== yarrow ==
// breakout
module breakout(
    input logic clk,
    input logic right,
    input logic left,
    input logic reset,
    output logic [2:0] red,
    output logic [2:0] green,
    output logic [2:0] blue,
    output logic hsync,
    output logic vsync
    );
Size in the first run: about 1,700 cells after synthesis, about 160 flip-flops.
Settings: LEC_CHECK=0, ABC_AREA=1, CAP_MARGIN=20, CELL_PAD_IN_SITES_DETAIL_PLACEMENT=1, CELL_PAD_IN_SITES_GLOBAL_PLACEMENT=2, CORE_ASPECT_RATIO=1.16, CORE_MARGIN=2, CORE_UTILIZATION=40, CTS_CLUSTER_DIAMETER=291, GPL_ROUTABILITY_DRIVEN=0, MAX_ROUTING_LAYER=met4, SLEW_MARGIN=20; clock period 8.0 ns.
run.sh (not shown) runs the stock make flow with config.mk's settings and CLKGATE_MAP_FILE=.
yarrow completed every stage of the flow, and the final layout passed the timing, DRC and antenna checks.
Edits applied to the flow inputs when going from yarrow to ember:
# yarrow
export LEC_CHECK = 0
export ABC_AREA = 1
export CAP_MARGIN = 20
export CELL_PAD_IN_SITES_DETAIL_PLACEMENT = 1
export CELL_PAD_IN_SITES_GLOBAL_PLACEMENT = 2
export CORE_ASPECT_RATIO = 1.16
export CORE_MARGIN = 2
export CORE_UTILIZATION = 40
export CTS_CLUSTER_DIAMETER = 291
export GPL_ROUTABILITY_DRIVEN = 0
export MAX_ROUTING_LAYER = met4
export SLEW_MARGIN = 20
create_clock -name core_clock -period 8.0 [get_ports {clk}]
# ember
export LEC_CHECK = 0
export ABC_AREA = 1
export CAP_MARGIN = 40
export CELL_PAD_IN_SITES_DETAIL_PLACEMENT = 1
export CELL_PAD_IN_SITES_GLOBAL_PLACEMENT = 1
export CORE_ASPECT_RATIO = 1.16
export CORE_MARGIN = 6
export CORE_UTILIZATION = 40
export CTS_CLUSTER_DIAMETER = 291
export GPL_ROUTABILITY_DRIVEN = 1
export MAX_ROUTING_LAYER = met4
export SETUP_SLACK_MARGIN = -0.57
export SLEW_MARGIN = 30
create_clock -name core_clock -period 8.0 [get_ports {clk}]
Notes after the runs:
Starting DRC count in detailed routing was higher in ember than in yarrow.
ember vs yarrow: sum of net half-perimeters after detailed placement down slightly
On area of the core, ember does better than yarrow.
ember vs. yarrow: worst setup slack decreased 0.031 ns; sequential share of layout area essentially unchanged; routed wire length on met2 decreased 6.3%.
On total number of clock tree sinks, yarrow and ember are basically level.
ember: wire length per cell lower than yarrow
Power: ember draws less than yarrow
Via count of the first global-routing pass up 96 in ember wrt yarrow
The run showing the greater post-detailed-routing wire length is yarrow.
Inputs modified between ember and nickel:
# ember
export LEC_CHECK = 0
export ABC_AREA = 1
export CAP_MARGIN = 40
export CELL_PAD_IN_SITES_DETAIL_PLACEMENT = 1
export CELL_PAD_IN_SITES_GLOBAL_PLACEMENT = 1
export CORE_ASPECT_RATIO = 1.16
export CORE_MARGIN = 6
export CORE_UTILIZATION = 40
export CTS_CLUSTER_DIAMETER = 291
export GPL_ROUTABILITY_DRIVEN = 1
export MAX_ROUTING_LAYER = met4
export SETUP_SLACK_MARGIN = -0.57
export SLEW_MARGIN = 30
create_clock -name core_clock -period 8.0 [get_ports {clk}]
# nickel
export LEC_CHECK = 0
export ABC_AREA = 1
export CAP_MARGIN = 20
export CORE_MARGIN = 2
export CORE_UTILIZATION = 59
export CTS_CLUSTER_DIAMETER = 188
export CTS_CLUSTER_SIZE = 100
export SETUP_SLACK_MARGIN = 1.94
export SLEW_MARGIN = 20
export TNS_END_PERCENT = 10
create_clock -name core_clock -period 8.0 [get_ports {clk}]
==> comparison <==
Comparing ember with nickel, the sequential power came out essentially unchanged.
There was hardly any difference in inverter tally of the final layout excluding the clock network between nickel and ember.
Between ember and nickel, the flow reports power decreasing by a few percent.
ember vs nickel, main power-consuming group: clock vs registers
## Diff of input files: onyx against nickel
# nickel
export LEC_CHECK = 0
export ABC_AREA = 1
export CAP_MARGIN = 20
export CORE_MARGIN = 2
export CORE_UTILIZATION = 59
export CTS_CLUSTER_DIAMETER = 188
export CTS_CLUSTER_SIZE = 100
export SETUP_SLACK_MARGIN = 1.94
export SLEW_MARGIN = 20
export TNS_END_PERCENT = 10
create_clock -name core_clock -period 8.0 [get_ports {clk}]
# onyx
export LEC_CHECK = 0
export ABC_AREA = 1
export CAP_MARGIN = 20
export CORE_MARGIN = 2
export CORE_UTILIZATION = 65
export SLEW_MARGIN = 20
create_clock -name core_clock -period 4.7 [get_ports {clk}]
[summary]
The lower total wirelength of the detailed-routed design of onyx and nickel is in onyx.
For nickel, the end point of the critical path was green[1], unlike onyx, where it was blue[2].
Summary of onyx over nickel: critical path depth went up; leakage dissipation went up.
onyx: synthesis-to-finish area growth higher than nickel
onyx: area of all sequential standard cells 0.40% above nickel
onyx vs nickel — non-clock buffer instance count of the final layout climbed by more than half

---

Starting RTL as in the previous note.
make LEC_CHECK=0 ABC_AREA=1 CAP_MARGIN=20 CORE_ASPECT_RATIO=0.71 CORE_MARGIN=2 CORE_UTILIZATION=72 CTS_CLUSTER_DIAMETER=375 CTS_CLUSTER_SIZE=98 SLEW_MARGIN=20 TNS_END_PERCENT=10 finish   # period 8.83 ns
Then changed:
Settings changed: ABC_AREA 1 to unset, CORE_ASPECT_RATIO 0.71 to unset, CORE_UTILIZATION 72 to 40, CTS_CLUSTER_DIAMETER 375 to unset, CTS_CLUSTER_SIZE 98 to unset, TNS_END_PERCENT 10 to unset.
Clock period 8.83 ns to 8.0 ns, I/O delays scaled along.
Count of clock-buffer cells in the layout falls by 1; synthesized area shrinks by roughly a tenth; sequential cell count stays the same; clock skew grows by 4.2 ps; sequential power is higher by roughly a tenth; worst hold slack gains 8.6 ps; die area rises by well over a third; register-to-register slack degrades by 70 ps; global-route usage shrinks by 19 points; non-clock buffer count decreases by 1; setup slack degrades by 860 ps.
Then changed:
Settings changed: CORE_UTILIZATION 40 to 59, CTS_CLUSTER_DIAMETER set to 259, CTS_CLUSTER_SIZE set to 100, TNS_END_PERCENT set to 10.
Result:
- The changed run ran to the end with no violations
- total power is about the same
- wire length goes down by about 0.43%
- sequential cell count is unchanged
- first-iteration DRC count goes down by about 5.6%
- clock power goes down by about 0.8%
- via count goes up by about 1.1%
- sequential share of layout area goes up by 0.49 points
- setup slack is better by 100 ps
- non-clock buffer count goes down by 1
- global-route usage goes up by 9.2 points
Then changed:
Settings changed: ABC_AREA set to 1, CORE_UTILIZATION 59 to 44, TNS_END_PERCENT 10 to 100.
Result:
- core utilization drops by 16 points
- clock power climbs by 3.8%
- die area climbs by 48%
- sequential power drops by about 1%
- clock skew climbs by 8.1 ps
No activity file was given, so power comes from the tool's default toggle rates.
